===== design/flow/config.mk =====
export PLATFORM = sky130hd
export DESIGN_NAME = processor
export DESIGN_NICKNAME = processor
export VERILOG_FILES = /design/flow/design.v
export SDC_FILE = /design/flow/constraint.sdc
export NUM_CORES = 4
export LEC_CHECK = 0
export CAP_MARGIN = 20
export CORE_MARGIN = 2
export CORE_UTILIZATION = 72
export CTS_CLUSTER_DIAMETER = 356
export CTS_CLUSTER_SIZE = 100
export HOLD_SLACK_MARGIN = -0.04
export PLACE_DENSITY = 0.36
export SETUP_SLACK_MARGIN = 1.34
export SLEW_MARGIN = 20
export TNS_END_PERCENT = 10

===== design/flow/run.sh =====
#!/bin/bash
# the make line also repeats each setting of config.mk as NAME=value (left out here)
make -C /OpenROAD-flow-scripts/flow DESIGN_CONFIG=/design/flow/config.mk WORK_HOME=/design/flow/orfs CLKGATE_MAP_FILE= finish

===== design/flow/design.v =====
`timescale 1ns / 1ps
module processor(clk,rst,ld,kernel,o_img_re,o_img_addr,i_img_data,
                 o_out_we,o_out_addr,o_out_data,o_complete);
input clk,rst,ld;
input [143:0] kernel;
output o_img_re;
output [16:0] o_img_addr;
input [7:0] i_img_data;
output o_out_we;
output [15:0] o_out_addr;
output [7:0] o_out_data;
output o_complete;
wire pc_ctrl_sig;
wire [31:0] new_pc,o_pc,o_instr;
wire [36:0] WB_DATA;
wire wb_en;
wire [2:0] o_ctrl_alu;
wire o_bse,o_rd_ctrl,o_en;
wire [5:0] o_funct;
wire [4:0] o_shift_amt;
wire [31:0] o_a,o_b,o_b_ex,o_se,o_aluout_ex,o_mem_data,o_aluout_mem;
wire [4:0] o_rd,o_rd_ex,o_rd_mem;
wire [2:0] o_ctrl_mux,o_ctrl_mux_ex;
wire complete;
assign o_complete = complete;
IF    instruction_fetch(clk,rst,ld,kernel,new_pc,pc_ctrl_sig,o_pc,o_instr,complete);
ID    instruction_decode(clk,rst,ld,wb_en,WB_DATA[36:32],WB_DATA[31:0],o_pc,o_instr,o_ctrl_alu,o_bse,o_funct,o_shift_amt,o_a,o_b,o_se,o_rd,o_ctrl_mux,new_pc,pc_ctrl_sig);
EX    execute(clk,rst,ld,o_ctrl_alu,o_bse,o_funct,o_shift_amt,o_a,o_b,o_se,o_rd,o_ctrl_mux,o_ctrl_mux_ex,o_aluout_ex,o_b_ex,o_rd_ex);
ME    memory (clk,rst,ld,o_ctrl_mux_ex,o_aluout_ex,o_rd_ex,o_img_re,o_img_addr,i_img_data,o_rd_ctrl,o_en,o_mem_data,o_aluout_mem,o_rd_mem);
MW    mem_write(o_ctrl_mux_ex,o_aluout_ex,o_b_ex,complete,o_out_we,o_out_addr,o_out_data);
WB    wirte_back(o_rd_ctrl,o_en,o_mem_data,o_aluout_mem,o_rd_mem,WB_DATA,wb_en);
endmodule
`timescale 1ns / 1ps
module p_c(clk,rst,ld,run,ppc,npc);
input clk,rst,ld,run;
input [31:0] ppc;
output reg [31:0] npc;
always @(posedge clk) begin
        if(rst | ld)
            npc <= 0;
        else if(run)
            npc <= ppc;
end
endmodule
module IRAM(mul_1,mul_2,mul_3,mul_4,mul_5,mul_6,mul_7,mul_8,mul_9,pc,instr);
input [15:0] mul_1,mul_2,mul_3,mul_4,mul_5,mul_6,mul_7,mul_8,mul_9;
input [31:0] pc;
output reg [31:0] instr;
localparam AAD   = 6'b000001,
           AADI  = 6'b000010,
           MULI  = 6'b000011,
           SUBI  = 6'b000100,
           BEQ   = 6'b000101,
           JUMP  = 6'b000110,
           STORE = 6'b000111,
           LOAD  = 6'b001000,
           NOOP  = 6'b001001;
localparam REG_0  = 5'b00000,
           REG_1  = 5'b00001,
           REG_2  = 5'b00010,
           REG_3  = 5'b00011,
           REG_4  = 5'b00100,
           REG_5  = 5'b00101,
           REG_6  = 5'b00110,
           REG_7  = 5'b00111,
           REG_8  = 5'b01000,
           REG_9  = 5'b01001,
           REG_10 = 5'b01010,
           REG_11 = 5'b01011,
           REG_12 = 5'b01100,
           REG_13 = 5'b01101,
           REG_14 = 5'b01110,
           REG_15 = 5'b01111,
           REG_16 = 5'b10000,
           REG_17 = 5'b10001,
           REG_18 = 5'b10010,
           REG_19 = 5'b10011,
           REG_20 = 5'b10100,
           REG_21 = 5'b10101,
           REG_22 = 5'b10110,
           REG_23 = 5'b10111,
           REG_24 = 5'b11000,
           REG_25 = 5'b11001,
           REG_26 = 5'b11010,
           REG_27 = 5'b11011,
           REG_28 = 5'b11100,
           REG_29 = 5'b11101,
           REG_30 = 5'b11110,
           REG_31 = 5'b11111;
always @(*) begin
            instr = {NOOP,REG_0 ,REG_0 ,16'b0000_0000_0000_0000};
            case (pc[31:2])
                0 : instr = {AADI,REG_0,REG_1,16'b0000_0000_0000_0000};      
                1 : instr = {AADI,REG_0,REG_2,16'b0000_0000_0000_0000};      
                2 : instr = {AADI,REG_0,REG_3,16'b0000_0000_0000_0000};      
                3 : instr = {AADI,REG_0,REG_4,16'b0000_0000_0000_0000};      
                4 : instr = {AADI,REG_0,REG_5,16'b0000_0000_0000_0000};      
                5 : instr = {AADI,REG_0,REG_6,16'b0000_0000_0000_0000};      
                6 : instr = {AADI,REG_0,REG_7,16'b0000_0000_0000_0000};      
                7 : instr = {AADI,REG_0,REG_8,16'b0000_0000_0000_0000};      
                8 : instr = {AADI,REG_0,REG_9,16'b0000_0000_0000_0000};      
                9 : instr = {AADI,REG_0,REG_10,16'b0000_0000_0000_0000};      
               10 : instr = {AADI,REG_0,REG_25,16'b0000_0000_0000_0000};      
               11 : instr = {AADI,REG_0,REG_26,16'b0000_0001_0000_0000};      
               12 : instr = {AADI,REG_0,REG_27,16'b0000_0000_0000_0000};      
               13 : instr = {AADI,REG_0,REG_28,16'b0000_0000_0000_0000};      
               14 : instr = {AADI,REG_0,REG_29,16'b0000_0000_0000_0000};      
               15 : instr = {AADI,REG_0,REG_30,16'b0000_0000_0000_0000};      
               16 : instr = {AADI,REG_0,REG_31,16'b0000_0000_0000_0000};      
               17 : instr = {NOOP,REG_0 ,REG_0 ,16'b0000_0000_0000_0000};      
               18 : instr = {NOOP,REG_0 ,REG_0 ,16'b0000_0000_0000_0000};      
               19 : instr = {NOOP,REG_0 ,REG_0 ,16'b0000_0000_0000_0000};      
               20 : instr = {NOOP,REG_0 ,REG_0 ,16'b0000_0000_0000_0000};      
               21 : instr = {NOOP,REG_0 ,REG_0 ,16'b0000_0000_0000_0000};      
               22 : instr = {MULI,REG_30,REG_29,16'b0000_0001_0000_0010};      
               23 : instr = {NOOP,REG_0 ,REG_0 ,16'b0000_0000_0000_0000};      
               24 : instr = {NOOP,REG_0 ,REG_0 ,16'b0000_0000_0000_0000};      
               25 : instr = {NOOP,REG_0 ,REG_0 ,16'b0000_0000_0000_0000};      
               26 : instr = {NOOP,REG_0 ,REG_0 ,16'b0000_0000_0000_0000};      
               27 : instr = {NOOP,REG_0 ,REG_0 ,16'b0000_0000_0000_0000};      
               28 : instr = {AAD ,REG_29,REG_31,REG_29,5'b00000,6'b000000};    
               29 : instr = {NOOP,REG_0 ,REG_0 ,16'b0000_0000_0000_0000};      
               30 : instr = {NOOP,REG_0 ,REG_0 ,16'b0000_0000_0000_0000};      
               31 : instr = {NOOP,REG_0 ,REG_0 ,16'b0000_0000_0000_0000};      
               32 : instr = {NOOP,REG_0 ,REG_0 ,16'b0000_0000_0000_0000};      
               33 : instr = {NOOP,REG_0 ,REG_0 ,16'b0000_0000_0000_0000};      
               34 : instr = {AADI,REG_29,REG_28,16'b0000_0001_0000_0010};      
               35 : instr = {AADI,REG_29,REG_27,16'b0000_0010_0000_0100};      
               36 : instr = {LOAD,REG_29,REG_1,16'b0000_0000_0000_0000};       
               37 : instr = {LOAD,REG_29,REG_2,16'b0000_0000_0000_0001};       
               38 : instr = {LOAD,REG_29,REG_3,16'b0000_0000_0000_0010};       
               39 : instr = {LOAD,REG_28,REG_4,16'b0000_0000_0000_0000};       
               40 : instr = {LOAD,REG_28,REG_5,16'b0000_0000_0000_0001};       
               41 : instr = {LOAD,REG_28,REG_6,16'b0000_0000_0000_0010};       
               42 : instr = {LOAD,REG_27,REG_7,16'b0000_0000_0000_0000};       
               43 : instr = {LOAD,REG_27,REG_8,16'b0000_0000_0000_0001};       
               44 : instr = {LOAD,REG_27,REG_9,16'b0000_0000_0000_0010};       
               45 : instr = {MULI,REG_1 ,REG_1,mul_1};                         
               46 : instr = {MULI,REG_2 ,REG_2,mul_2};                         
               47 : instr = {MULI,REG_3 ,REG_3,mul_3};                         
               48 : instr = {MULI,REG_4 ,REG_4,mul_4};                         
               49 : instr = {MULI,REG_5 ,REG_5,mul_5};                         
               50 : instr = {MULI,REG_6 ,REG_6,mul_6};                         
               51 : instr = {MULI,REG_7 ,REG_7,mul_7};                         
               52 : instr = {MULI,REG_8 ,REG_8,mul_8};                         
               53 : instr = {MULI,REG_9 ,REG_9,mul_9};                         
               54 : instr = {AAD ,REG_1 ,REG_2 ,REG_2 ,5'b00000,6'b000000};    
               55 : instr = {AAD ,REG_3 ,REG_4 ,REG_4 ,5'b00000,6'b000000};    
               56 : instr = {AAD ,REG_5 ,REG_6 ,REG_6 ,5'b00000,6'b000000};    
               57 : instr = {AAD ,REG_7 ,REG_8 ,REG_8 ,5'b00000,6'b000000};    
               58 : instr = {NOOP,REG_0 ,REG_0 ,16'b0000_0000_0000_0000};      
               59 : instr = {AAD ,REG_2 ,REG_9 ,REG_2 ,5'b00000,6'b000000};    
               60 : instr = {AAD ,REG_4 ,REG_6 ,REG_4 ,5'b00000,6'b000000};    
               61 : instr = {NOOP,REG_0 ,REG_0 ,16'b0000_0000_0000_0000};      
               62 : instr = {NOOP,REG_0 ,REG_0 ,16'b0000_0000_0000_0000};      
               63 : instr = {NOOP,REG_0 ,REG_0 ,16'b0000_0000_0000_0000};      
               64 : instr = {AAD ,REG_2 ,REG_8 ,REG_2 ,5'b00000,6'b000000};    
               65 : instr = {NOOP,REG_0 ,REG_0 ,16'b0000_0000_0000_0000};      
               66 : instr = {NOOP,REG_0 ,REG_0 ,16'b0000_0000_0000_0000};      
               67 : instr = {NOOP,REG_0 ,REG_0 ,16'b0000_0000_0000_0000};      
               68 : instr = {NOOP,REG_0 ,REG_0 ,16'b0000_0000_0000_0000};      
               69 : instr = {AAD ,REG_4 ,REG_2 ,REG_10 ,5'b00000,6'b000000};    
               70 : instr = {AADI ,REG_31 ,REG_31,16'b0000_0000_0000_0001};    
               71 : instr = {NOOP,REG_0 ,REG_0 ,16'b0000_0000_0000_0000};      
               72 : instr = {NOOP,REG_0 ,REG_0 ,16'b0000_0000_0000_0000};      
               73 : instr = {NOOP,REG_0 ,REG_0 ,16'b0000_0000_0000_0000};      
               74 : instr = {STORE,REG_25,REG_10 ,16'b0000_0000_0000_0000};    
               75 : instr = {AADI ,REG_25 ,REG_25,16'b0000_0000_0000_0001};    
               76 : instr = {BEQ  ,REG_31 ,REG_26,16'b0000_0000_0000_0011};    
               77 : instr = {NOOP,REG_0 ,REG_0 ,16'b0000_0000_0000_0000};      
               78 : instr = {NOOP,REG_0 ,REG_0 ,16'b0000_0000_0000_0000};      
               79 : instr = {JUMP , 26'b00_0000_0000_0000_0000_0001_0101};  
               80 : instr = {NOOP,REG_0 ,REG_0 ,16'b0000_0000_0000_0000};      
               81 : instr = {AADI ,REG_0 ,REG_31 ,16'b0000_0000_0000_0000};    
               82 : instr = {AADI ,REG_30 ,REG_30,16'b0000_0000_0000_0001};    
               83 : instr = {NOOP,REG_0 ,REG_0 ,16'b0000_0000_0000_0000};      
               84 : instr = {NOOP,REG_0 ,REG_0 ,16'b0000_0000_0000_0000};      
               85 : instr = {NOOP,REG_0 ,REG_0 ,16'b0000_0000_0000_0000};      
               86 : instr = {NOOP,REG_0 ,REG_0 ,16'b0000_0000_0000_0000};      
               87 : instr = {BEQ  ,REG_30 ,REG_26,16'b0000_0000_0000_0011};    
               88 : instr = {NOOP,REG_0 ,REG_0 ,16'b0000_0000_0000_0000};      
               89 : instr = {JUMP , 26'b00_0000_0000_0000_0000_0001_0101};  
               90 : instr = {NOOP,REG_0 ,REG_0 ,16'b0000_0000_0000_0000};      
               91 : instr = {NOOP,REG_0 ,REG_0 ,16'b0000_0000_0000_0000};      
               default : instr = {NOOP,REG_0 ,REG_0 ,16'b0000_0000_0000_0000};
            endcase
end
endmodule
module inc_pc(ppc,npc);
input  [31:0] ppc;
output [31:0] npc;
assign npc = ppc + 4;
endmodule
module if_mux(c_sig,inc_pc,jump_addr,pc);
input c_sig;
input [31:0] inc_pc;
input [31:0] jump_addr;
output reg [31:0] pc;
always @(*) begin
       case(c_sig)
             0 : pc = inc_pc;
             1 : pc = jump_addr;
             default : pc = inc_pc;
       endcase
end
endmodule
module IF(clk,rst,ld,kernel,new_pc,pc_ctrl_sig,o_pc,o_instr,comp);
input clk,rst,ld;
input [143:0] kernel;
input [31:0] new_pc;
input pc_ctrl_sig;
output reg [31:0] o_pc,o_instr;
output comp;
localparam NOOP_INSTR = {6'b001001,26'b0};
wire [31:0] ppc,npc,incre_pc;
wire [31:0] instr;
reg complete;
reg run;
reg [15:0] k1,k2,k3,k4,k5,k6,k7,k8,k9;
assign comp = complete;
always @(posedge clk) begin
      if(ld) begin
          k1 <= kernel[15:0];
          k2 <= kernel[31:16];
          k3 <= kernel[47:32];
          k4 <= kernel[63:48];
          k5 <= kernel[79:64];
          k6 <= kernel[95:80];
          k7 <= kernel[111:96];
          k8 <= kernel[127:112];
          k9 <= kernel[143:128];
      end
end
wire at_end = (npc[31:2] == 92);
always @(posedge clk) begin
      if(rst) begin
          run <= 0;
          complete <= 0;
      end
      else if(ld) begin
          run <= 1;
          complete <= 0;
      end
      else if(run & at_end) begin
          run <= 0;
          complete <= 1;
      end
end
p_c    pc(clk,rst,ld,run & ~at_end,ppc,npc);
IRAM   iram(k1,k2,k3,k4,k5,k6,k7,k8,k9,npc,instr);
inc_pc increment_pc(npc,incre_pc);
if_mux IF_mucx(pc_ctrl_sig,incre_pc,new_pc,ppc);
always @(posedge clk) begin
      if(rst | ld) begin
          o_pc <= 0;
          o_instr <= NOOP_INSTR;
      end
      else begin
          o_pc <= incre_pc;
          o_instr <= (run & ~at_end) ? instr : NOOP_INSTR;
      end
end
endmodule
`timescale 1ns / 1ps
module control_unit(opcode,c_sig);
input [5:0] opcode;
output reg [10:0]c_sig;
always @(*) begin
       case(opcode)
           1 : c_sig = 11'b0_0_0_0_0_000_0_0_1;  
           2 : c_sig = 11'b0_1_0_0_1_001_0_0_1;  
           3 : c_sig = 11'b0_1_0_0_1_010_0_0_1;  
           4 : c_sig = 11'b0_1_0_0_1_011_0_0_1;  
           5 : c_sig = 11'b1_0_1_0_0_111_0_0_0;  
           6 : c_sig = 11'b1_0_0_1_0_111_0_0_0;  
           7 : c_sig = 11'b0_1_0_0_1_001_0_1_0;  
           8 : c_sig = 11'b0_1_0_0_1_001_1_0_1;  
           default : c_sig = 11'b0_0_0_0_0_111_0_0_0;  
       endcase
end
endmodule
module sign_extend(in_1,out);
input [15:0] in_1;
output reg [31:0] out;
wire s_bit = in_1[15];
always @(*) begin
       out = {s_bit,{16{1'b0}},in_1[14:0]};
end
endmodule
module branch_npc_add(in_1,in_2,out);
input [31:0] in_1,in_2;
output reg [31:0] out;
always @(*) begin
     if(in_1[31] == in_2[31]) begin
           out[30:0] =   in_1[30:0] + in_2[30:0];
           out[31] = in_1[31];
     end
     else begin
          if(in_1[30:0] > in_2[30:0]) begin
                out[30:0] =   in_1[30:0] - in_2[30:0];
                out[31] = in_1[31];
          end
          else begin
                out[30:0] =   in_2[30:0] - in_1[30:0];
                out[31] = in_2[31];
          end
     end
end
endmodule
module regbank(clk,rs,rt,we,rd,i_data,a,b,comp_sig);
input clk;
input [4:0] rs,rt,rd;
input we;
input [31:0] i_data;
output reg [31:0] a,b;
output comp_sig;
reg [31:0] regs [0:31];
function exists;
input [4:0] n;
begin
      exists = (n >= 1 && n <= 10) || (n >= 25);
end
endfunction
always @(posedge clk) begin
      if(we && exists(rd))
            regs[rd] <= i_data;
end
always @(*) begin
      if(!exists(rs))
            a = 0;
      else if(we && rd == rs)
            a = i_data;
      else
            a = regs[rs];
      if(!exists(rt))
            b = 0;
      else if(we && rd == rt)
            b = i_data;
      else
            b = regs[rt];
end
assign comp_sig = (a == b);
endmodule
module ID(clk,rst,ld,i_we,i_rd,wb,i_pc,i_instr,o_ctrl_alu,o_bse,o_funct,o_shift_amt,o_a,o_b,o_se,o_rd,o_ctrl_mux,new_pc,pc_ctrl_sig);
input clk,rst,ld;
input i_we;
input [4:0]  i_rd;
input [31:0] wb;
input [31:0] i_pc,i_instr;
output reg [2:0] o_ctrl_alu;
output reg o_bse;
output reg [5:0] o_funct;
output reg [4:0] o_shift_amt;
output reg [31:0] o_a,o_b,o_se;
output reg [4:0] o_rd;
output reg [2:0] o_ctrl_mux;
output [31:0] new_pc;
output pc_ctrl_sig;
wire [10:0] c_sig;
wire [31:0] a,b,se,npc_se,npc_branch;
wire [4:0] rd;
wire comp_sig;
control_unit      cu(i_instr[31:26],c_sig);
regbank           reg_bank(clk,i_instr[25:21],i_instr[20:16],i_we,i_rd,wb,a,b,comp_sig);
sign_extend       sig_ext(i_instr[15:0],se);
assign rd = c_sig[9] ?  i_instr[20:16] : i_instr[15:11];
branch_npc_add bna({i_instr[15],{14{1'b0}},i_instr[14:0],2'b00},i_pc[31:0],npc_se);
assign npc_branch = (c_sig[8]&comp_sig) ? npc_se : i_pc[31:0];
assign new_pc = c_sig[7] ? {i_pc[31:28],i_instr[25:0],2'b00} : npc_branch;
assign pc_ctrl_sig = c_sig[10];
always @(posedge clk) begin
    o_ctrl_alu <= c_sig[5:3];
    o_bse <= c_sig[6];
    o_funct <= i_instr[5:0];
    o_shift_amt <= i_instr[10:6];
    o_a <= a;
    o_b <= b;
    o_se <= se;
    o_rd <= rd;
    if(rst | ld)
        o_ctrl_mux <= 3'b000;
    else
        o_ctrl_mux <= {c_sig[2],c_sig[1],c_sig[0]};
end
endmodule
`timescale 1ns / 1ps
module ctrl_alu(c_sig,i_func,i_shift_amt,func,shift_amt);
input [2:0]c_sig;
input [5:0] i_func;
input [4:0] i_shift_amt;
output reg [5:0] func;
output reg [4:0] shift_amt;
always @(*) begin
     shift_amt = i_shift_amt;
     case(c_sig)
          0 : func = i_func;       
          1 : func = 6'b0;         
          2 : func = 6'b000011;    
          3 : func = 6'b000001;    
          default : func = 6'b0;
     endcase
end
endmodule
module alu(func,shiftamt,a,b,o_data);
input [5:0] func;
input [4:0] shiftamt;
input [31:0] a,b;
output reg [31:0] o_data;
always @(*) begin
              o_data = 0;
              case(func)
                   0 : begin
                        if(a[31] == b[31]) begin
                             o_data[30:0] =   a[30:0] + b[30:0];
                             o_data[31] = a[31];
                        end
                       else begin
                            if(a[30:0] > b[30:0]) begin
                                  o_data[30:0] =   a[30:0] - b[30:0];
                                  o_data[31] =     a[31];
                            end
                       else begin
                                  o_data[30:0] =   b[30:0] - a[30:0];
                                  o_data[31] = b[31];
                       end
                  end
                   end
                   1 : o_data = a - b;
                   3 : begin
                         o_data[31]  = a[31]^b[31];
                         o_data[30:0]= a[30:0] * b[30:0];
                   end
                   4 : o_data = b >> shiftamt;
                   5 : o_data = b << shiftamt;
                   6 : o_data = a >> shiftamt;
                   7 : o_data = a << shiftamt;
                   default : o_data = 0;
              endcase
end
endmodule
module EX(clk,rst,ld,i_c_sig,i_bse,i_funct,i_shift_amt,i_a,i_b,i_se,i_rd,i_ctrl_mux,o_ctrl_mux,o_aluout,o_b,o_rd);
input clk,rst,ld;
input [2:0] i_c_sig;
input i_bse;
input [5:0] i_funct;
input [4:0] i_shift_amt;
input [31:0] i_a,i_b,i_se;
input [4:0] i_rd;
input [2:0] i_ctrl_mux;
output reg [2:0]  o_ctrl_mux;
output reg [31:0] o_aluout,o_b;
output reg [4:0]  o_rd;
wire [5:0] func;
wire [4:0] shift_amt;
wire [31:0] b_se,aluout;
ctrl_alu control_alu(i_c_sig,i_funct,i_shift_amt,func,shift_amt);
alu      ALU(func,shift_amt,i_a,b_se,aluout);
assign b_se = i_bse ? i_se : i_b;
always @(posedge clk) begin
      o_aluout   <= aluout;
      o_b        <= i_b;
      o_rd       <= i_rd;
      if(rst | ld)
            o_ctrl_mux <= 3'b000;
      else
            o_ctrl_mux <= i_ctrl_mux;
end
endmodule
`timescale 1ns / 1ps
module ME(clk,rst,ld,i_ctrl_mux_ex,i_aluout_ex,i_rd_ex,o_img_re,o_img_addr,i_img_data,o_rd_ctrl,o_en,o_mem_data,o_aluout_mem,o_rd_mem);
input clk,rst,ld;
input [2:0]  i_ctrl_mux_ex;
input [31:0] i_aluout_ex;
input [4:0]  i_rd_ex;
output o_img_re;
output [16:0] o_img_addr;
input [7:0] i_img_data;
output reg o_rd_ctrl,o_en;
output reg [31:0] o_mem_data,o_aluout_mem;
output reg [4:0] o_rd_mem;
assign o_img_re   = (i_ctrl_mux_ex[2:1] == 2);
assign o_img_addr = i_aluout_ex[16:0];
always @(posedge clk) begin
       o_rd_ctrl <= i_ctrl_mux_ex[2];
       if(rst | ld)
             o_en <= 1'b0;
       else
             o_en <= i_ctrl_mux_ex[0];
       o_mem_data <= {24'b0,i_img_data};
       o_aluout_mem <= i_aluout_ex;
       o_rd_mem <= i_rd_ex;
end
endmodule
module MW(i_ctrl_mux_ex,i_aluout_ex,i_b_ex,complete,o_we,o_addr,o_data);
input [2:0]  i_ctrl_mux_ex;
input [31:0] i_aluout_ex,i_b_ex;
input complete;
output o_we;
output [15:0] o_addr;
output reg [7:0] o_data;
assign o_we   = (i_ctrl_mux_ex[2:1] == 1) & ~complete;
assign o_addr = i_aluout_ex[15:0];
always @(*) begin
          if(i_b_ex[31] == 1)
              o_data = 8'b00000000;
          else if(i_b_ex >= 255)
              o_data = 8'b11111111;
          else
              o_data = i_b_ex[7:0];
end
endmodule
`timescale 1ns / 1ps
module WB(i_rd_ctrl,i_en,i_mem_data,i_aluout_mem,i_rd_mem,WB_DATA,o_we);
input i_rd_ctrl,i_en;
input [31:0] i_mem_data,i_aluout_mem;
input [4:0] i_rd_mem;
output [36:0] WB_DATA;
output o_we;
wire [31:0] data = i_rd_ctrl ? i_mem_data : i_aluout_mem;
assign WB_DATA = {i_rd_mem,data};
assign o_we = i_en;
endmodule

===== design/flow/constraint.sdc =====
create_clock -name core_clock -period 5.63 [get_ports {clk}]
set_input_delay 1.1260 -clock core_clock [delete_from_list [all_inputs] [get_ports {clk}]]
set_output_delay 1.1260 -clock core_clock [all_outputs]
set_load 0.01 [all_outputs]

==> run summary, run 1 <==
Status: stopped before the end
Failed at: global routing (5_1_grt)
Error msg: [ERROR GRT-0232] Routing congestion too high. Check the congestion heatmap in the GUI.
Starting Density: 0.724
Core ar.: 0.123 mm²
# IOs: 199
Synth logic family: multiplexers
Post-synth top area share: 0.385
Clock sink total: 1,457
Synthesized area per cell: 12.3 µm²
Row count: 129
Synth Warn #: 14
Die X: 356 µm
EDFF count, synth: 1,144
Sequential area share after synthesis: 0.455
Chip Footprint: 0.127 mm²
Commonest cells in the netlist: edfxtp_1, nor2_1, nand2_1
Adder Share, Synth: 0.123
Yosys aoi share: 0.102
Synth flops: 1,457
Cell area leaders: edfxtp_1, mux4_2, fa_1
Overall fraction of global-route tracks in use: 0.755
Synth async-reset ratio: 0
Hpwl dp: 269 mm
Grt total ovfl: 530
Synth top cell by count: edfxtp_1
Routability Congestion: 1.10
Placed Instance Area: 0.0992 mm²
Syn Inst Count: 7,279
Simple-Gate Area Share: 0.0883
IO buf count: 198
XOR/XNOR Area Share: 0.0204
Die H: 356 µm
Synth area leader: edfxtp_1
Dominant flop cell: edfxtp_1
Post-synthesis cell area: 0.0893 mm²
Unique masters post-synth: 102
H-tree depth: 1
Yosys stat chip area: 0.0893 mm²
MUX share of area: 0.162
Inserted Clock Buffers: 18
CTS max path bufs: 3
Yosys cell count: 7,279
Root Buffer: clkbuf_16
==> stage by stage <==
step           setup WS, ns  instances   util  hold slack (ns)  setup TNS (ns)
2_1_floorplan         -1.15       7734      -            0.310          -16.83
3_3_place_gp          -1.59       9786  0.804            0.313          -28.94
3_5_place_dp          -1.73       9786  0.804            0.312          -32.01
4_1_cts               -1.57       9848  0.821            0.353          -27.83
==> routing by layer <==
layer | global-route usage | GRT overflow
met5 | 0.403 | 6
met4 | 0.674 | 180
met3 | 0.607 | 70
met2 | 0.912 | 234
met1 | 0.782 | 40
==> what timing repair did <==
action / CTS
pin swaps: 110
hold buffers: 0
gates resized: 279
cloned: 1
setup buffers: 29
setup endpoints to repair: 77
hold endpoints to repair: 0
==> run 2, diff against run 1 <==
- CAP_MARGIN: 20 -> 0
- CORE_UTILIZATION: 72 -> 61
- CTS_CLUSTER_DIAMETER: 356 -> unset
- CTS_CLUSTER_SIZE: 100 -> 60
- HOLD_SLACK_MARGIN: -0.04 -> 0.3
- PLACE_DENSITY: 0.36 -> unset
- SETUP_SLACK_MARGIN: 1.34 -> -0.29
- TNS_END_PERCENT: 10 -> unset
- clock period: 5.63 -> 5.49 ns (I/O delays scaled with it)
==> run summary, run 2 <==
Hold WS: 0.305 ns
Commonest cells in the netlist: edfxtp_1, nor2_1, nand2_1
Core Util, Final: 0.735
Switching Fraction: 0.249
Cycle use final: 1.34
Hold Violations, Final: 0
Top power group: registers
Synth logic family: multiplexers
Adder Share, Synth: 0.123
MUX share of area: 0.162
Vias: 74,348
Placed Instance Area: 0.101 mm²
Max-slew violations: 0
Hold Path End: memory.o_rd_mem[0]
Post-synth top area share: 0.385
Initial antenna violation count: 31
Root Buffer: clkbuf_16
Number of global-route vias before repair: 75,034
# IOs: 199
XOR/XNOR Area Share: 0.0204
Fin nets: 9,257
Yosys cell count: 7,279
Core ar.: 0.146 mm²
Power Density: 233 mW/mm²
MaxCap Viol Count: 0
Row count: 140
Max Clock Freq: 0.136 GHz
Grt total ovfl: 0
Critical Path End Type: register
Clock skew: 0.0665 ns
CTS max path bufs: 3
Synth async-reset ratio: 0
Synth area leader: edfxtp_1
Overall Power: 25.0 mW
Simple-Gate Area Share: 0.0883
Inserted Clock Buffers: 145
Die X: 387 µm
Max IR drop VDD: 0.352 mV
Routed WL per cell: 34.9 µm
Fillcell total: 9,115
Worst slew pin tran: 1.34 ns
RSZ-0062 raised after global routing: yes
Dominant flop cell: edfxtp_1
CP delay by family, top: adder cells
Worst r2r dst: execute.o_aluout[21]
Fin crit period: 7.34 ns
P_seq: 12.6 mW
P_comb: 2.18 mW
NetSw: 6.21 mW
Post-synthesis cell area: 0.0893 mm²
Sequential share of power: 0.506
Power of the clock network: 10.1 mW
Comb pwr share: 0.088
DRT antenna net count: 0
Crit Path Max Fanout: 5
Slowest cell delay on critical path: 0.56 ns
Hold_sp: execute.o_rd[0]
Largest net degree at the start of global routing: 75
Final setup violation count: 57
Setup crit start: instruction_decode.o_bse
DRT iter0 DRCs: 13,652
Setup slack after layout: -1.85 ns
Vias/cell: 7.07
FF-to-FF path depth: 32
Int Power: 18.7 mW
Routability Congestion: 1.06
Yosys stat chip area: 0.0893 mm²
Clock sink total: 1,457
Worst EP required: 6.20 ns
Hold Path Stages: 0
Worst path depth: 32
Sequential area share after synthesis: 0.455
Slowest CP cell: fa_1
Starting Density: 0.613
Overall fraction of global-route tracks in use: 0.486
Synth Warn #: 14
Routed wire length: 367 mm
Worst setup endpoint: execute.o_aluout[21]
Tightest Hold Check Type: register to register
Hold buffer count at cts: 0
Static Leak: 40.9 nW
Synthesized area per cell: 12.3 µm²
Count of tool warnings: 127
CTS tree: done
Yosys aoi share: 0.102
Synth flops: 1,457
Die H: 387 µm
Reg clk slew, reported paths: 0.07 ns
Unique masters post-synth: 102
Critical path class: register to register
Clock network fraction of total power: 0.406
Violated Checks: negative setup slack
Hpwl dp: 261 mm
Worst slew margin relative to its limit: 0.105
Syn Inst Count: 7,279
Layout area overhead: 19.8%
Finished Cell Area: 0.107 mm²
Worst skew pair latency: 0.85 ns
Pre-antenna DRT Iters: 14
H-tree depth: 4
Drc violations: 0
Chip Footprint: 0.149 mm²
Crit path arrival time: 8.05 ns
Worst r2r src: instruction_decode.o_bse
Status: failed layout checks
Worst Path Buf+Inv: 9
Synth top cell by count: edfxtp_1
Cell area leaders: edfxtp_1, mux4_2, fa_1
R2r setup slk: -1.85 ns
First-pass GRT wire length: 519 mm
EDFF count, synth: 1,144
IO buf count: 198
Worst setup SP type: register
run 2: cell type report:
cell class,count,area [µm²],area share
diodes,22,55.1,0.000515
clock buffers,188,3860,0.0361
clock inverters,79,920,0.00860
inverters,517,1980,0.0185
multi-input cells,5253,47500,0.444
flip-flops and latches,1457,40700,0.380
well taps,1917,2400,0.0224
repair buffers,1081,9590,0.0897
run 2: routing by layer:
layer  wire, µm  part of all wire  up-vias  global-route usage
li1           -                 -    28974                   -
met1     119000              0.32    35804               0.595
met2     156000              0.43     7327               0.706
met3      56700              0.15     2216               0.183
met4      35000             0.095       27               0.353
met5        627            0.0017        -              0.0205
run 2: stage by stage:
step / setup TNS, ns / worst slack, ns / cells
after global placement: -36.82 / -1.96 / 10178
after global routing: -42.19 / -2.04 / 10497
final: -42.00 / -1.85 / 10514
after detailed placement: -39.00 / -1.99 / 10181
after floorplan: -17.12 / -1.29 / 7734
after CTS: -32.30 / -1.76 / 10486
run 2: repair_timing:
action                     in CTS  in global routing
buffers inserted               45                 10
cloned                          1                  0
setup endpoints to repair      25                 26
pin swaps                      65                 41
gates resized                 143                 58
hold endpoints to repair        0                  0
==> run 3, diff against run 2 <==
- CAP_MARGIN: 0 -> 40
- CORE_UTILIZATION: 61 -> 72
- CTS_CLUSTER_DIAMETER: unset -> 380
- CTS_CLUSTER_SIZE: 60 -> 13
- HOLD_SLACK_MARGIN: 0.3 -> unset
- PLACE_DENSITY_LB_ADDON: unset -> 0.24
- SETUP_SLACK_MARGIN: -0.29 -> 0.49
- clock period: 5.49 -> 3.56 ns (I/O delays scaled with it)
==> run summary, run 3 <==
Status: stopped before the end
Failed at: global routing (5_1_grt)
Error msg: [ERROR GRT-0116] Global routing finished with congestion. Check the congestion regions in the DRC Viewer.
Synth async-reset ratio: 0
Inserted Clock Buffers: 130
Hpwl dp: 278 mm
Row count: 129
Synth flops: 1,457
Commonest cells in the netlist: edfxtp_1, nor2_1, nand2_1
Worst slack, placed: -4.02 ns
H-tree depth: 4
Sequential area share after synthesis: 0.455
MUX share of area: 0.162
Yosys cell count: 7,279
Yosys stat chip area: 0.0893 mm²
Syn Inst Count: 7,279
Hold buffer count at cts: 0
Cell area leaders: edfxtp_1, mux4_2, fa_1
IO buf count: 198
Clock sink total: 1,457
Starting Density: 0.724
CTS max path bufs: 3
Yosys aoi share: 0.102
Routability Congestion: 1.22
# IOs: 199
Synth area leader: edfxtp_1
Synthesized area per cell: 12.3 µm²
Placed Instance Area: 0.106 mm²
Core ar.: 0.123 mm²
Die X: 356 µm
Synth logic family: multiplexers
Synth top cell by count: edfxtp_1
Chip Footprint: 0.127 mm²
Root Buffer: clkbuf_16
Adder Share, Synth: 0.123
Overall fraction of global-route tracks in use: 0.904
Unique masters post-synth: 102
Post-synth top area share: 0.385
Dominant flop cell: edfxtp_1
Grt total ovfl: 2,990
EDFF count, synth: 1,144
Post-synthesis cell area: 0.0893 mm²
Simple-Gate Area Share: 0.0883
Die H: 356 µm
Synth Warn #: 14
XOR/XNOR Area Share: 0.0204
-- run 3: through the flow --
stage / hold WS, ns / cells / util
CTS: 0.270 / 10930 / 0.917
detailed placement: 0.314 / 10618 / 0.863
floorplan: 0.310 / 7734 / -
global placement: 0.313 / 10616 / 0.862
-- run 3: timing repair --
item | CTS
setup endpoints to repair | 127
buffers inserted | 102
pin swaps | 121
cloned | 10
resized | 430
hold endpoints to repair | 0
-- run 3: metal layers --
layer | track usage | GRT overflow
met4 | 0.904 | 821
met5 | 0.617 | 42
met2 | 1.02 | 1687
met3 | 0.816 | 232
met1 | 0.882 | 208
==> run 4, diff against run 3 <==
- ABC_AREA: unset -> 1
- CORE_ASPECT_RATIO: unset -> 0.5
- CTS_CLUSTER_DIAMETER: 380 -> 400
- CTS_CLUSTER_SIZE: 13 -> 99
- HOLD_SLACK_MARGIN: unset -> 0.29
- PLACE_DENSITY: unset -> 0.42
- PLACE_DENSITY_LB_ADDON: 0.24 -> unset
- SETUP_SLACK_MARGIN: 0.49 -> 1.67
- SLEW_MARGIN: 20 -> 0
- clock period: 3.56 -> 5.69 ns (I/O delays scaled with it)
==> run summary, run 4 <==
Sequential area share after synthesis: 0.425
Synth Warn #: 14
Post-Place Cells: 14,522
Starting Density: 0.725
Status: stopped before the end
Synth async-reset ratio: 0
Post-synth top area share: 0.360
Synth flops: 1,481
Clock sink total: 1,481
EDFF count, synth: 1,168
Row count: 95
Synthesized area per cell: 7.98 µm²
H-tree depth: 1
Die X: 524 µm
Syn Inst Count: 12,190
Core ar.: 0.134 mm²
Post-synthesis cell area: 0.0973 mm²
Synth logic family: simple AND/OR/NAND/NOR gates
Synth area leader: edfxtp_1
Inserted Clock Buffers: 18
Synth top cell by count: nand2_1
Hold buffer count at cts: 0
Adder Share, Synth: 0.113
Commonest cells in the netlist: nand2_1, nand3_1, inv_1
IO buf count: 198
Unique masters post-synth: 66
XOR/XNOR Area Share: 0.0166
Placed Instance Area: 0.106 mm²
Dominant flop cell: edfxtp_1
MUX share of area: 0.00226
Chip Footprint: 0.138 mm²
Yosys cell count: 12,190
Yosys aoi share: 0.0985
Hpwl dp: 275 mm
# IOs: 199
Die H: 264 µm
Yosys stat chip area: 0.0973 mm²
Cell area leaders: edfxtp_1, nand2_1, fa_1
Root Buffer: clkbuf_16
Routability Congestion: 1.17
Simple-Gate Area Share: 0.263
Failed at: global routing (5_1_grt)
CTS max path bufs: 3
-- run 4: metrics by stage --
step / worst slack [ns] / TNS, ns
4_1_cts: -1.22 / -20.60
3_3_place_gp: -1.17 / -19.79
3_5_place_dp: -1.29 / -22.88
2_1_floorplan: -0.858 / -9.04
-- run 4: what timing repair did --
action                     CTS
pin swaps                   24
setup endpoints to repair   77
gates cloned                 7
resized                    178
setup buffers               50
==> run 5, diff against run 4 <==
- ABC_AREA: 1 -> unset
- CAP_MARGIN: 40 -> 0
- CORE_ASPECT_RATIO: 0.5 -> unset
- CORE_UTILIZATION: 72 -> 61
- CTS_CLUSTER_DIAMETER: 400 -> unset
- CTS_CLUSTER_SIZE: 99 -> unset
- HOLD_SLACK_MARGIN: 0.29 -> 0.3
- PLACE_DENSITY: 0.42 -> unset
- SETUP_SLACK_MARGIN: 1.67 -> 2.14
- SLEW_MARGIN: 0 -> 20
- clock period: 5.69 -> 8.13 ns (I/O delays scaled with it)
==> run summary, run 5 <==
Top power group: registers
Final setup violation count: 0
Tightest Hold Check Type: register to register
Synth top cell by count: edfxtp_1
Worst r2r dst: execute.o_aluout[30]
Synth area leader: edfxtp_1
Worst setup SP type: register
Worst slew margin relative to its limit: 0.134
P_comb: 1.29 mW
Cycle use final: 0.914
Hold WS: 0.324 ns
Worst skew pair latency: 0.82 ns
NetSw: 3.98 mW
Post-synth top area share: 0.385
Yosys cell count: 7,279
Syn Inst Count: 7,279
CTS tree: done
Met1 usage: 0.575
Critical Path End Type: register
Chip Footprint: 0.149 mm²
Hold Violations, Final: 0
Max Clock Freq: 0.135 GHz
Fin crit period: 7.43 ns
Hold Path Stages: 0
Max IR drop VDD: 0.237 mV
Critical path class: register to register
Starting Density: 0.613
Synth logic family: multiplexers
Worst setup endpoint: execute.o_aluout[30]
Slowest cell delay on critical path: 0.55 ns
CP delay by family, top: adder cells
Synth async-reset ratio: 0
Comb pwr share: 0.077
Root Buffer: clkbuf_16
Routability Congestion: 1.06
Sequential area share after synthesis: 0.455
FF-to-FF path depth: 23
Setup slack after layout: 0.702 ns
Adder Share, Synth: 0.123
Fin nets: 8,720
Largest net degree at the start of global routing: 88
Post-Place Cells: 9,592
Routed WL per cell: 32.2 µm
Crit Path Max Fanout: 8
Layout area overhead: 15.4%
DRT antenna net count: 0
Clock sink total: 1,457
Setup crit start: instruction_decode.o_a[13]
Worst r2r src: instruction_decode.o_a[13]
Commonest cells in the netlist: edfxtp_1, nor2_1, nand2_1
Non-filler cells, final: 9,967
Sequential share of power: 0.503
# IOs: 199
Die H: 387 µm
Synth Warn #: 14
Power Density: 164 mW/mm²
Static Leak: 38.4 nW
Status: finished clean
Yosys aoi share: 0.102
Initial antenna violation count: 24
Slowest CP cell: fa_1
Drc violations: 0
Core ar.: 0.146 mm²
Hold_sp: instruction_decode.o_rd[0]
Simple-Gate Area Share: 0.0883
Cell-by-cell trace of the critical path: clkinv_1, nor2_1, fa_1, fa_1, fa_1, inv_1, fa_1, inv_1, fa_1, fa_1, fa_1, fa_1, ha_4, a21o_1, a21o_1, a21oi_2, nor3b_4, a211oi_4, buf_6, nand2b_4, a221oi_4, xnor2_1, o221ai_1
Int Power: 12.9 mW
Dominant flop cell: edfxtp_1
Worst Path Buf+Inv: 4
Hold Path End: execute.o_rd[0]
XOR/XNOR Area Share: 0.0204
MUX share of area: 0.162
Inserted Clock Buffers: 151
Unique masters post-synth: 102
Number of global-route vias before repair: 68,221
First-pass GRT wire length: 462 mm
Max-slew violations: 0
Grt total ovfl: 0
Crit path arrival time: 8.06 ns
Met2 usage: 0.628
Most used cell, CP: fa_1
Vias: 68,366
Synth flops: 1,457
Power of the clock network: 7.10 mW
Overall fraction of global-route tracks in use: 0.426
Worst EP required: 8.76 ns
CTS max path bufs: 3
H-tree depth: 4
Sum of negative setup slack: 0 ns
Switching Fraction: 0.235
Worst path depth: 23
Reg clk slew, reported paths: 0.06 ns
Worst slew pin tran: 1.29 ns
Hpwl dp: 225 mm
Count of tool warnings: 127
P_seq: 8.50 mW
Post-synthesis cell area: 0.0893 mm²
GR Layer Usage met3: 0.121
Gr busiest metal: met2
MaxCap Viol Count: 0
EDFF count, synth: 1,144
Yosys stat chip area: 0.0893 mm²
Row count: 140
Worst slack, placed: 0.132 ns
Pre-antenna DRT Iters: 6
Die X: 387 µm
DRT iter0 DRCs: 10,136
Synthesized area per cell: 12.3 µm²
Clock skew: 0.0828 ns
IO buf count: 198
Clock network fraction of total power: 0.420
Routed wire length: 321 mm
RSZ-0062 raised after global routing: yes
Vias/cell: 6.86
R2r setup slk: 0.70 ns
Cell area leaders: edfxtp_1, mux4_2, fa_1
run 5: layout make-up:
cell class / count / area [µm²]
timing repair buffer: 538 / 5060
antenna: 11 / 27.5
tap: 1917 / 2400
inverter: 517 / 2000
clock buffer: 186 / 4050
fill: 10014 / 42500
clock inverter: 88 / 1080
sequential: 1457 / 40700
multi-input combinational: 5253 / 47800
run 5: through the flow:
step | area [µm²] | utilization | power, mW
floorplan | 91700 | - | 9.31
global placement | 95800 | 0.658 | 9.82
detailed placement | 95800 | 0.658 | 9.85
CTS | 102000 | 0.703 | 16.9
global route | 103000 | 0.708 | 17.3
finish | 103000 | 0.708 | 16.9
run 5: what timing repair did:
action / in CTS / in global routing
setup buffers: 65 / 20
hold buffers: 0 / 0
gates resized: 141 / 112
setup endpoints to repair: 26 / 43
cloned: 4 / 1
pin swaps: 79 / 59
run 5: per-layer routing:
metal | wire [µm] | vias to the layer above
met5 | 147 | -
met4 | 21500 | 20
met3 | 44900 | 1177
met2 | 140000 | 5293
met1 | 115000 | 33962
li1 | - | 27914
==> run 6, diff against run 5 <==
- CAP_MARGIN: 0 -> 20
- CORE_UTILIZATION: 61 -> 60
- CTS_CLUSTER_DIAMETER: unset -> 372
- HOLD_SLACK_MARGIN: 0.3 -> unset
- SETUP_SLACK_MARGIN: 2.14 -> unset
- clock period: 8.13 -> 6.21 ns (I/O delays scaled with it)
==> run summary, run 6 <==
Syn Inst Count: 7,279
Vias/cell: 6.73
Row count: 141
Commonest cells in the netlist: edfxtp_1, nor2_1, nand2_1
Count of tool warnings: 126
Clock sink total: 1,457
Routability Congestion: 1.05
Clock skew: 0.0821 ns
Worst r2r src: instruction_decode.o_bse
Yosys cell count: 7,279
Violated Checks: negative setup slack
Top power group: registers
Sequential share of power: 0.508
Max-slew violations: 0
Worst setup SP type: register
DRT antenna net count: 0
Setup crit start: instruction_decode.o_bse
Yosys aoi share: 0.102
# IOs: 199
Pre-antenna DRT Iters: 7
Synth area leader: edfxtp_1
Fin crit period: 7.43 ns
Grt total ovfl: 0
Non-filler cells, final: 10,313
H-tree depth: 4
Worst slew margin relative to its limit: 0.160
Synthesized area per cell: 12.3 µm²
Hold Violations, Final: 0
Int Power: 16.7 mW
Critical path class: register to register
Cell area leaders: edfxtp_1, mux4_2, fa_1
Gr busiest metal: met2
FF-to-FF path depth: 25
Slowest cell delay on critical path: 0.56 ns
Fin nets: 9,062
Die X: 390 µm
Synth Warn #: 14
Synth top cell by count: edfxtp_1
Crit path arrival time: 8.11 ns
Setup slack after layout: -1.22 ns
Root Buffer: clkbuf_16
Most used cell, CP: fa_1
Worst EP required: 6.89 ns
Worst Path Buf+Inv: 5
Hpwl dp: 237 mm
Hold Path Stages: 0
Unique masters post-synth: 102
MaxCap Viol Count: 0
Comb pwr share: 0.080
Overall fraction of global-route tracks in use: 0.433
RSZ-0062 raised after global routing: yes
Worst skew pair latency: 0.82 ns
R2r setup slk: -1.22 ns
Static Leak: 40.0 nW
Layout area overhead: 17.7%
Synth async-reset ratio: 0
Post-Place Cells: 10,010
DRT iter0 DRCs: 9,833
Worst slew pin tran: 1.26 ns
XOR/XNOR Area Share: 0.0204
Met2 usage: 0.636
Cycle use final: 1.20
EDFF count, synth: 1,144
Reg clk slew, reported paths: 0.07 ns
CP delay by family, top: adder cells
Clock network fraction of total power: 0.413
Status: failed layout checks
Power of the clock network: 9.05 mW
Sequential area share after synthesis: 0.455
Routed WL per cell: 31.9 µm
Hold Path End: memory.o_aluout_mem[30]
Slowest CP cell: fa_1
Critical Path End Type: register
CTS tree: done
Hold_sp: execute.o_aluout[30]
Worst slack, placed: -1.78 ns
Switching Fraction: 0.237
Adder Share, Synth: 0.123
P_comb: 1.75 mW
Simple-Gate Area Share: 0.0883
First-pass GRT wire length: 473 mm
Worst path depth: 25
Routed wire length: 329 mm
Largest net degree at the start of global routing: 91
Worst r2r dst: execute.o_aluout[29]
Crit Path Max Fanout: 6
Inserted Clock Buffers: 151
MUX share of area: 0.162
Dominant flop cell: edfxtp_1
Synth flops: 1,457
Vias: 69,431
Overall Power: 21.9 mW
Fillcell total: 10,188
Tightest Hold Check Type: register to register
Chip Footprint: 0.152 mm²
Number of global-route vias before repair: 70,023
Final setup violation count: 22
Starting Density: 0.605
Drc violations: 0
Core ar.: 0.148 mm²
Worst setup endpoint: execute.o_aluout[29]
NetSw: 5.21 mW
Post-synth top area share: 0.385
Die H: 390 µm
P_seq: 11.1 mW
Initial antenna violation count: 21
Synth logic family: multiplexers
Power Density: 209 mW/mm²
CTS max path bufs: 3
Yosys stat chip area: 0.0893 mm²
Max Clock Freq: 0.135 GHz
Met1 usage: 0.561
Max IR drop VDD: 0.334 mV
GR Layer Usage met3: 0.139
Post-synthesis cell area: 0.0893 mm²
IO buf count: 198
-- run 6: final cells by class --
| type | count | area (µm²) | area share |
|---|---|---|---|
| multi-input combinational | 5253 | 47300 | 0.450 |
| sequential | 1457 | 40700 | 0.387 |
| timing repair buffer | 880 | 7810 | 0.0743 |
| clock buffer | 206 | 4120 | 0.0392 |
| tap | 1930 | 2410 | 0.0230 |
| inverter | 517 | 1970 | 0.0187 |
| clock inverter | 63 | 815 | 0.00775 |
| antenna | 7 | 17.5 | 0.000167 |
-- run 6: repair_timing --
action,4_1_cts,5_1_grt
setup endpoints to repair,22,23
pin swaps,51,32
hold buffers,0,0
resized,85,45
buffers inserted,26,9
cloned,1,0
-- run 6: layer usage --
| layer | up-vias | part of all wire |
|---|---|---|
| met3 | 1235 | 0.14 |
| met1 | 34276 | 0.35 |
| met2 | 5326 | 0.43 |
| met4 | 16 | 0.076 |
| li1 | 28578 | - |
| met5 | - | 0.00036 |
-- run 6: metrics by stage --
step | hold slack, ns | setup TNS, ns | util | instance area (µm²)
6_report | 0.312 | -17.80 | 0.712 | 105000
5_1_grt | 0.314 | -21.67 | 0.711 | 105000
4_1_cts | 0.315 | -16.18 | 0.710 | 105000
3_5_place_dp | 0.312 | -21.04 | 0.672 | 99200
3_3_place_gp | 0.313 | -20.00 | 0.672 | 99200
2_1_floorplan | 0.310 | -4.42 | - | 91600
==> run 7, diff against run 6 <==
- CAP_MARGIN: 20 -> 5
- CORE_UTILIZATION: 60 -> 70
- CTS_CLUSTER_DIAMETER: 372 -> unset
- CTS_CLUSTER_SIZE: unset -> 42
- GPL_TIMING_DRIVEN: unset -> 1
- HOLD_SLACK_MARGIN: unset -> 0.28
- MAX_ROUTING_LAYER: unset -> met5
- SETUP_SLACK_MARGIN: unset -> 1.66
- TNS_END_PERCENT: unset -> 75
- clock period: 6.21 -> 5.96 ns (I/O delays scaled with it)
==> run summary, run 7 <==
Yosys stat chip area: 0.0893 mm²
Syn Inst Count: 7,279
Status: stopped before the end
Root Buffer: clkbuf_16
Routability Congestion: 1.10
Post-synth top area share: 0.385
Synth Warn #: 14
Simple-Gate Area Share: 0.0883
Grt total ovfl: 2,955
Starting Density: 0.703
Synth top cell by count: edfxtp_1
Commonest cells in the netlist: edfxtp_1, nor2_1, nand2_1
Die X: 361 µm
Chip Footprint: 0.130 mm²
Synth async-reset ratio: 0
Dominant flop cell: edfxtp_1
H-tree depth: 4
Synthesized area per cell: 12.3 µm²
CTS max path bufs: 3
EDFF count, synth: 1,144
Yosys cell count: 7,279
Row count: 131
Adder Share, Synth: 0.123
Overall fraction of global-route tracks in use: 0.849
# IOs: 199
XOR/XNOR Area Share: 0.0204
Unique masters post-synth: 102
Synth logic family: multiplexers
Synth area leader: edfxtp_1
Hpwl dp: 271 mm
Failed at: global routing (5_1_grt)
Die H: 361 µm
Core ar.: 0.127 mm²
Error msg: [ERROR GRT-0116] Global routing finished with congestion. Check the congestion regions in the DRC Viewer.
MUX share of area: 0.162
Inserted Clock Buffers: 145
Clock sink total: 1,457
Yosys aoi share: 0.102
IO buf count: 198
Sequential area share after synthesis: 0.455
Synth flops: 1,457
Cell area leaders: edfxtp_1, mux4_2, fa_1
Post-synthesis cell area: 0.0893 mm²
==> run 7: through the flow <==
stage               setup WS [ns]  instances  cell area, µm²
floorplan                  -0.822       7734           91800
global placement            -1.75       9771           99100
detailed placement          -1.79       9771           99100
CTS                         -1.26      10110          106000
==> run 7: layer usage <==
metal | GRT overflow | track usage
met2 | 1619 | 0.994
met4 | 798 | 0.813
met3 | 253 | 0.722
met5 | 31 | 0.536
met1 | 254 | 0.849
==> run 7: timing repair <==
action | in CTS
resized | 336
pin swaps | 119
gates cloned | 11
setup buffers | 69
hold endpoints to repair | 0
setup endpoints to repair | 74
hold buffers | 0
==> run 8, diff against run 7 <==
- CAP_MARGIN: 5 -> 20
- CORE_UTILIZATION: 70 -> 72
- CTS_CLUSTER_SIZE: 42 -> 13
- GPL_TIMING_DRIVEN: 1 -> unset
- HOLD_SLACK_MARGIN: 0.28 -> unset
- MAX_ROUTING_LAYER: met5 -> unset
- PLACE_DENSITY_LB_ADDON: unset -> 0.03
- SETUP_SLACK_MARGIN: 1.66 -> 0.49
- TNS_END_PERCENT: 75 -> unset
- clock period: 5.96 -> 3.56 ns (I/O delays scaled with it)
==> run summary, run 8 <==
Inserted Clock Buffers: 146
Synth logic family: multiplexers
Simple-Gate Area Share: 0.0883
Chip Footprint: 0.127 mm²
IO buf count: 198
Dominant flop cell: edfxtp_1
Failed at: global routing (5_1_grt)
MUX share of area: 0.162
Overall fraction of global-route tracks in use: 1.00
Synthesized area per cell: 12.3 µm²
Core ar.: 0.123 mm²
Row count: 129
CTS max path bufs: 3
Synth area leader: edfxtp_1
# IOs: 199
Adder Share, Synth: 0.123
Synth flops: 1,457
Worst slack, placed: -4.15 ns
Routability Congestion: 1.13
H-tree depth: 4
Synth top cell by count: edfxtp_1
Synth async-reset ratio: 0
Hold buffer count at cts: 0
Cell area leaders: edfxtp_1, mux4_2, fa_1
Yosys aoi share: 0.102
XOR/XNOR Area Share: 0.0204
Yosys stat chip area: 0.0893 mm²
Unique masters post-synth: 102
Sequential area share after synthesis: 0.455
Placed Instance Area: 0.107 mm²
Die H: 356 µm
Die X: 356 µm
Syn Inst Count: 7,279
Yosys cell count: 7,279
EDFF count, synth: 1,144
Grt total ovfl: 7,701
Post-synth top area share: 0.385
Synth Warn #: 14
Commonest cells in the netlist: edfxtp_1, nor2_1, nand2_1
Status: stopped before the end
Root Buffer: clkbuf_16
Post-synthesis cell area: 0.0893 mm²
Hpwl dp: 294 mm
Clock sink total: 1,457
Error msg: [ERROR GRT-0116] Global routing finished with congestion. Check the congestion regions in the DRC Viewer.
Starting Density: 0.724
-- run 8: stage by stage --
stage               instances  utilization  total power, mW
global placement        10645        0.865             22.9
floorplan                7734            -             21.3
detailed placement      10645        0.865             23.2
CTS                     11034        0.932             39.0
-- run 8: metal layers --
layer  overflow  track usage
met4       1731         1.05
met2       4993         1.17
met1        481        0.930
met5         73        0.766
met3        423        0.880
-- run 8: repair_timing --
| action | 4_1_cts |
|---|---|
| resized | 551 |
| gates cloned | 9 |
| setup buffers | 124 |
| pin swaps | 142 |
| setup endpoints to repair | 123 |
| hold endpoints to repair | 0 |
==> run 9, diff against run 8 <==
- ABC_AREA: unset -> 0
- CELL_PAD_IN_SITES_GLOBAL_PLACEMENT: unset -> 0
- CORE_ASPECT_RATIO: unset -> 0.87
- CORE_MARGIN: 2 -> 8
- CORE_UTILIZATION: 72 -> 52
- CTS_CLUSTER_SIZE: 13 -> unset
- GPL_ROUTABILITY_DRIVEN: unset -> 0
- PLACE_DENSITY_LB_ADDON: 0.03 -> 0.23
- SETUP_SLACK_MARGIN: 0.49 -> unset
- clock period: 3.56 -> 12.2 ns (I/O delays scaled with it)
==> run summary, run 9 <==
Status: finished clean
Synthesized area per cell: 12.3 µm²
Drc violations: 0
RSZ-0062 raised after global routing: no
Simple-Gate Area Share: 0.0883
MUX share of area: 0.162
Clock network fraction of total power: 0.414
P_seq: 5.67 mW
Post-CTS Resized: 0
Sum of negative setup slack: 0 ns
Starting Density: 0.521
FF-to-FF path depth: 25
Core Util, Final: 0.584
Worst Path Buf+Inv: 5
H-tree depth: 4
Routed WL per cell: 29.7 µm
Hpwl dp: 210 mm
XOR/XNOR Area Share: 0.0204
Clock skew: 0.0310 ns
Synth top cell by count: edfxtp_1
R2r setup slk: 3.11 ns
Final setup violation count: 0
Reg clk slew, reported paths: 0.07 ns
Layout area overhead: 12.1%
Die X: 460 µm
DRT antenna net count: 0
Unique masters post-synth: 102
Clock sink total: 1,457
Grt total ovfl: 0
Static Leak: 37.2 nW
Hold Path End: memory.o_rd_mem[2]
Adder Share, Synth: 0.123
Yosys stat chip area: 0.0893 mm²
Worst slew pin tran: 1.19 ns
Yosys aoi share: 0.102
Critical path class: register to register
Yosys cell count: 7,279
Cell area leaders: edfxtp_1, mux4_2, fa_1
Post-synthesis cell area: 0.0893 mm²
Syn Inst Count: 7,279
Synth Warn #: 14
Fin crit period: 9.09 ns
Max IR drop VDD: 0.150 mV
Synth flops: 1,457
Worst r2r dst: execute.o_aluout[27]
DRT iter0 DRCs: 10,501
Top power group: registers
Hold Violations, Final: 0
CTS max path bufs: 3
Post-synth top area share: 0.385
First-pass GRT wire length: 440 mm
Synth async-reset ratio: 0
Setup crit start: instruction_decode.o_bse
Worst r2r src: instruction_decode.o_bse
Worst slew margin relative to its limit: 0.209
Worst setup endpoint: execute.o_aluout[27]
NetSw: 2.54 mW
Sequential share of power: 0.515
Worst path depth: 25
Die H: 403 µm
Overall fraction of global-route tracks in use: 0.319
Max-slew violations: 0
Core ar.: 0.171 mm²
P_comb: 0.790 mW
Hold_sp: execute.o_rd[2]
Post-CTS setup buffer count: 0
CP delay by family, top: adder cells
Switching Fraction: 0.230
Worst skew pair latency: 0.80 ns
Largest net degree at the start of global routing: 137
CTS tree: done
Tightest Hold Check Type: register to register
Sequential area share after synthesis: 0.455
Dominant flop cell: edfxtp_1
Hold Path Stages: 0
# IOs: 199
Int Power: 8.48 mW
Cycle use final: 0.745
Inserted Clock Buffers: 149
Row count: 142
Synth logic family: multiplexers
Synth area leader: edfxtp_1
IO buf count: 198
Critical Path End Type: register
Setup slack after layout: 3.11 ns
Number of global-route vias before repair: 65,859
Most used cell, CP: fa_1
Hold buffer count at cts: 0
MaxCap Viol Count: 0
Vias/cell: 6.58
Crit Path Max Fanout: 32
Vias: 67,094
EDFF count, synth: 1,144
Max Clock Freq: 0.110 GHz
Fin nets: 8,564
Initial antenna violation count: 16
Power of the clock network: 4.56 mW
Power Density: 110 mW/mm²
Pre-antenna DRT Iters: 16
Slowest cell delay on critical path: 0.95 ns
Comb pwr share: 0.072
Slowest CP cell: dfxtp_2
Worst slack, placed: 3.56 ns
Routed wire length: 303 mm
Worst setup SP type: register
Worst EP required: 12.82 ns
Count of tool warnings: 123
Commonest cells in the netlist: edfxtp_1, nor2_1, nand2_1
Root Buffer: clkbuf_16
Chip Footprint: 0.185 mm²
Crit path arrival time: 9.71 ns
## run 9: layout make-up
type / instances / area (µm²)
antenna: 16 / 40.0
clock buffer: 202 / 4120
clock inverter: 67 / 664
fill: 13813 / 71400
inverter: 517 / 1940
multi-input combinational: 5253 / 46400
sequential: 1457 / 40700
tap: 2304 / 2880
timing repair buffer: 384 / 3420
## run 9: routing by layer
metal	wire length, µm	vias to the layer above	GRT usage
met5	264	-	0.0102
met4	18000	14	0.148
met3	45400	1058	0.117
met2	127000	5076	0.456
met1	113000	33347	0.432
li1	-	27599	-
## run 9: stage by stage
| stage | hold WS (ns) | cells | power [mW] | cell area (µm²) |
|---|---|---|---|---|
| 3_5_place_dp | 0.312 | 9915 | 6.53 | 95200 |
| 6_report | 0.311 | 10200 | 11.0 | 100000 |
| 2_1_floorplan | 0.310 | 7734 | 6.20 | 91000 |
| 3_3_place_gp | 0.313 | 9915 | 6.51 | 95200 |
| 4_1_cts | 0.305 | 10184 | 11.0 | 100000 |
| 5_1_grt | 0.310 | 10187 | 11.3 | 100000 |
==> run 10, diff against run 9 <==
- ABC_AREA: 0 -> unset
- CAP_MARGIN: 20 -> 35
- CELL_PAD_IN_SITES_GLOBAL_PLACEMENT: 0 -> unset
- CORE_ASPECT_RATIO: 0.87 -> unset
- CORE_MARGIN: 8 -> 2
- CORE_UTILIZATION: 52 -> 72
- CTS_CLUSTER_DIAMETER: unset -> 53
- CTS_CLUSTER_SIZE: unset -> 13
- GPL_ROUTABILITY_DRIVEN: 0 -> unset
- PLACE_DENSITY: unset -> 0.42
- PLACE_DENSITY_LB_ADDON: 0.23 -> unset
- SETUP_SLACK_MARGIN: unset -> 0.71
- clock period: 12.2 -> 3.56 ns (I/O delays scaled with it)
==> run summary, run 10 <==
CTS max path bufs: 3
H-tree depth: 4
Simple-Gate Area Share: 0.0883
Core ar.: 0.123 mm²
Post-synthesis cell area: 0.0893 mm²
Synth logic family: multiplexers
Die H: 356 µm
Synth top cell by count: edfxtp_1
Post-Place Cells: 10,615
Synthesized area per cell: 12.3 µm²
Adder Share, Synth: 0.123
Status: stopped before the end
EDFF count, synth: 1,144
Hpwl dp: 286 mm
Post-synth top area share: 0.385
Yosys cell count: 7,279
Grt total ovfl: 5,194
Yosys aoi share: 0.102
IO buf count: 198
Failed at: global routing (5_1_grt)
Hold buffer count at cts: 0
Yosys stat chip area: 0.0893 mm²
Routability Congestion: 1.12
Overall fraction of global-route tracks in use: 0.971
Die X: 356 µm
Unique masters post-synth: 102
Root Buffer: clkbuf_16
Inserted Clock Buffers: 145
Synth Warn #: 14
Synth flops: 1,457
Dominant flop cell: edfxtp_1
Chip Footprint: 0.127 mm²
MUX share of area: 0.162
Row count: 129
Synth area leader: edfxtp_1
Starting Density: 0.724
Placed Instance Area: 0.106 mm²
Commonest cells in the netlist: edfxtp_1, nor2_1, nand2_1
Cell area leaders: edfxtp_1, mux4_2, fa_1
Sequential area share after synthesis: 0.455
Clock sink total: 1,457
XOR/XNOR Area Share: 0.0204
Synth async-reset ratio: 0
Error msg: [ERROR GRT-0116] Global routing finished with congestion. Check the congestion regions in the DRC Viewer.
# IOs: 199
Syn Inst Count: 7,279
==> run 10: what timing repair did <==
item / in CTS
buffers inserted: 108
resized: 566
cloned: 13
setup endpoints to repair: 145
pin swaps: 144
==> run 10: layer usage <==
metal,overflow,track usage
met4,1346,1.00
met2,2891,1.08
met3,434,0.889
met5,53,0.750
met1,470,0.934
==> run 10: through the flow <==
step                TNS, ns  setup slack [ns]
floorplan            -71.47             -3.22
global placement    -128.13             -4.11
detailed placement  -140.18             -4.19
CTS                 -121.26             -3.68
==> run 11, diff against run 10 <==
- ABC_AREA: unset -> 1
- CAP_MARGIN: 35 -> 20
- CORE_UTILIZATION: 72 -> 57
- CTS_CLUSTER_DIAMETER: 53 -> 365
- CTS_CLUSTER_SIZE: 13 -> 14
- HOLD_SLACK_MARGIN: unset -> 0.29
- PLACE_DENSITY: 0.42 -> unset
- SETUP_SLACK_MARGIN: 0.71 -> 0.3
- clock period: 3.56 -> 5.3 ns (I/O delays scaled with it)
==> run summary, run 11 <==
Status: failed layout checks
Violated Checks: negative setup slack
XOR/XNOR Area Share: 0.0166
Syn Inst Count: 12,190
Dominant flop cell: edfxtp_1
Fillcell total: 13,227
Int Power: 17.7 mW
DRT iter0 DRCs: 17,995
P_comb: 2.51 mW
Synth flops: 1,481
Power of the clock network: 8.32 mW
Yosys aoi share: 0.0985
Max-slew violations: 0
Starting Density: 0.574
Post-synthesis cell area: 0.0973 mm²
P_seq: 13.2 mW
Routed WL per cell: 27.6 µm
Worst setup SP type: register
Number of global-route vias before repair: 93,927
Drc violations: 0
Grt total ovfl: 0
CTS tree: done
Largest net degree at the start of global routing: 156
Critical path class: register to register
Post-Place Cells: 15,064
CP delay by family, top: adder cells
Worst slew pin tran: 1.26 ns
Fin nets: 13,822
Max IR drop VDD: 0.321 mV
Vias: 97,942
Synth area leader: edfxtp_1
Hpwl dp: 299 mm
Cell area leaders: edfxtp_1, nand2_1, fa_1
Worst setup endpoint: execute.o_aluout[24]
Die X: 417 µm
Most used cell, CP: fa_1
Pre-antenna DRT Iters: 22
Worst Path Buf+Inv: 11
Routed wire length: 423 mm
Reg clk slew, reported paths: 0.11 ns
Worst path depth: 30
H-tree depth: 3
Worst skew pair latency: 0.84 ns
Non-filler cells, final: 15,301
Simple-Gate Area Share: 0.263
Hold_sp: instruction_decode.o_rd[2]
Overall Power: 24.0 mW
Switching Fraction: 0.263
Overall fraction of global-route tracks in use: 0.470
Final setup violation count: 24
Yosys stat chip area: 0.0973 mm²
Setup slack after layout: -1.79 ns
Synth logic family: simple AND/OR/NAND/NOR gates
Hold buffer count at cts: 0
Hold Path Stages: 0
Hold Violations, Final: 0
Crit Path Max Fanout: 7
R2r setup slk: -1.79 ns
CTS max path bufs: 3
Sequential area share after synthesis: 0.425
Unique masters post-synth: 66
Power Density: 213 mW/mm²
Post-synth top area share: 0.360
Worst EP required: 5.99 ns
Worst slew margin relative to its limit: 0.158
Clock network fraction of total power: 0.346
Worst slack, placed: -1.89 ns
Die H: 417 µm
Crit path arrival time: 7.78 ns
Tightest Hold Check Type: register to register
First-pass GRT wire length: 603 mm
Fin crit period: 7.09 ns
DRT met1 WL: 142 mm
Root Buffer: clkbuf_16
Synth async-reset ratio: 0
Inserted Clock Buffers: 115
Comb pwr share: 0.104
Cycle use final: 1.34
Routability Congestion: 1.12
Adder Share, Synth: 0.113
Slowest cell delay on critical path: 0.59 ns
Vias/cell: 6.40
Synth Warn #: 14
FF-to-FF path depth: 30
Critical Path End Type: register
Core ar.: 0.169 mm²
WL met2: 179 mm
WL met3: 63.9 mm
Layout area overhead: 15.8%
Top power group: registers
Yosys cell count: 12,190
Max Used Layer: met5
Row count: 151
Synthesized area per cell: 7.98 µm²
# IOs: 199
Hold Path End: execute.o_rd[2]
DRT antenna net count: 0
Slowest CP cell: fa_1
Static Leak: 49.9 nW
Worst r2r dst: execute.o_aluout[24]
EDFF count, synth: 1,168
IO buf count: 198
MUX share of area: 0.00226
Chip Footprint: 0.174 mm²
Setup crit start: instruction_decode.o_bse
Count of tool warnings: 154
Worst r2r src: instruction_decode.o_bse
Synth top cell by count: nand2_1
Commonest cells in the netlist: nand2_1, nand3_1, inv_1
Max Clock Freq: 0.141 GHz
NetSw: 6.32 mW
RSZ-0062 raised after global routing: yes
Initial antenna violation count: 34
Sequential share of power: 0.550
Clock sink total: 1,481
Clock skew: 0.0842 ns
MaxCap Viol Count: 0
run 11: per-layer routing:
| layer | global-route usage | vias to the layer above |
|---|---|---|
| met5 | 0.00500 | - |
| met4 | 0.320 | 34 |
| li1 | - | 41262 |
| met2 | 0.700 | 8862 |
| met3 | 0.144 | 2375 |
| met1 | 0.587 | 45409 |
run 11: area by class of cell:
type	instances	area, µm²	share of cell area
multi-input combinational	9220	51600	0.458
sequential	1481	41400	0.367
timing repair buffer	965	8980	0.0797
inverter	1235	4710	0.0418
clock buffer	156	3030	0.0269
tap	2218	2780	0.0246
clock inverter	8	166	0.00148
antenna	16	40.0	0.000355
timing repair inverter	2	17.5	0.000155
run 11: through the flow:
step	utilization	setup TNS, ns	hold WS [ns]	instance area (µm²)
finish	0.665	-33.28	0.327	113000
global route	0.665	-36.48	0.337	113000
floorplan	-	-16.42	0.310	99900
detailed placement	0.635	-35.96	0.312	108000
CTS	0.656	-30.99	0.328	111000
global placement	0.635	-33.60	0.313	108000
run 11: repair_timing:
item                       in CTS  in global routing
resized                        68                235
pin swaps                      27                116
cloned                          3                  5
setup endpoints to repair      25                 51
setup buffers                  14                 32
No activity file was given, so power comes from the tool's default toggle rates.
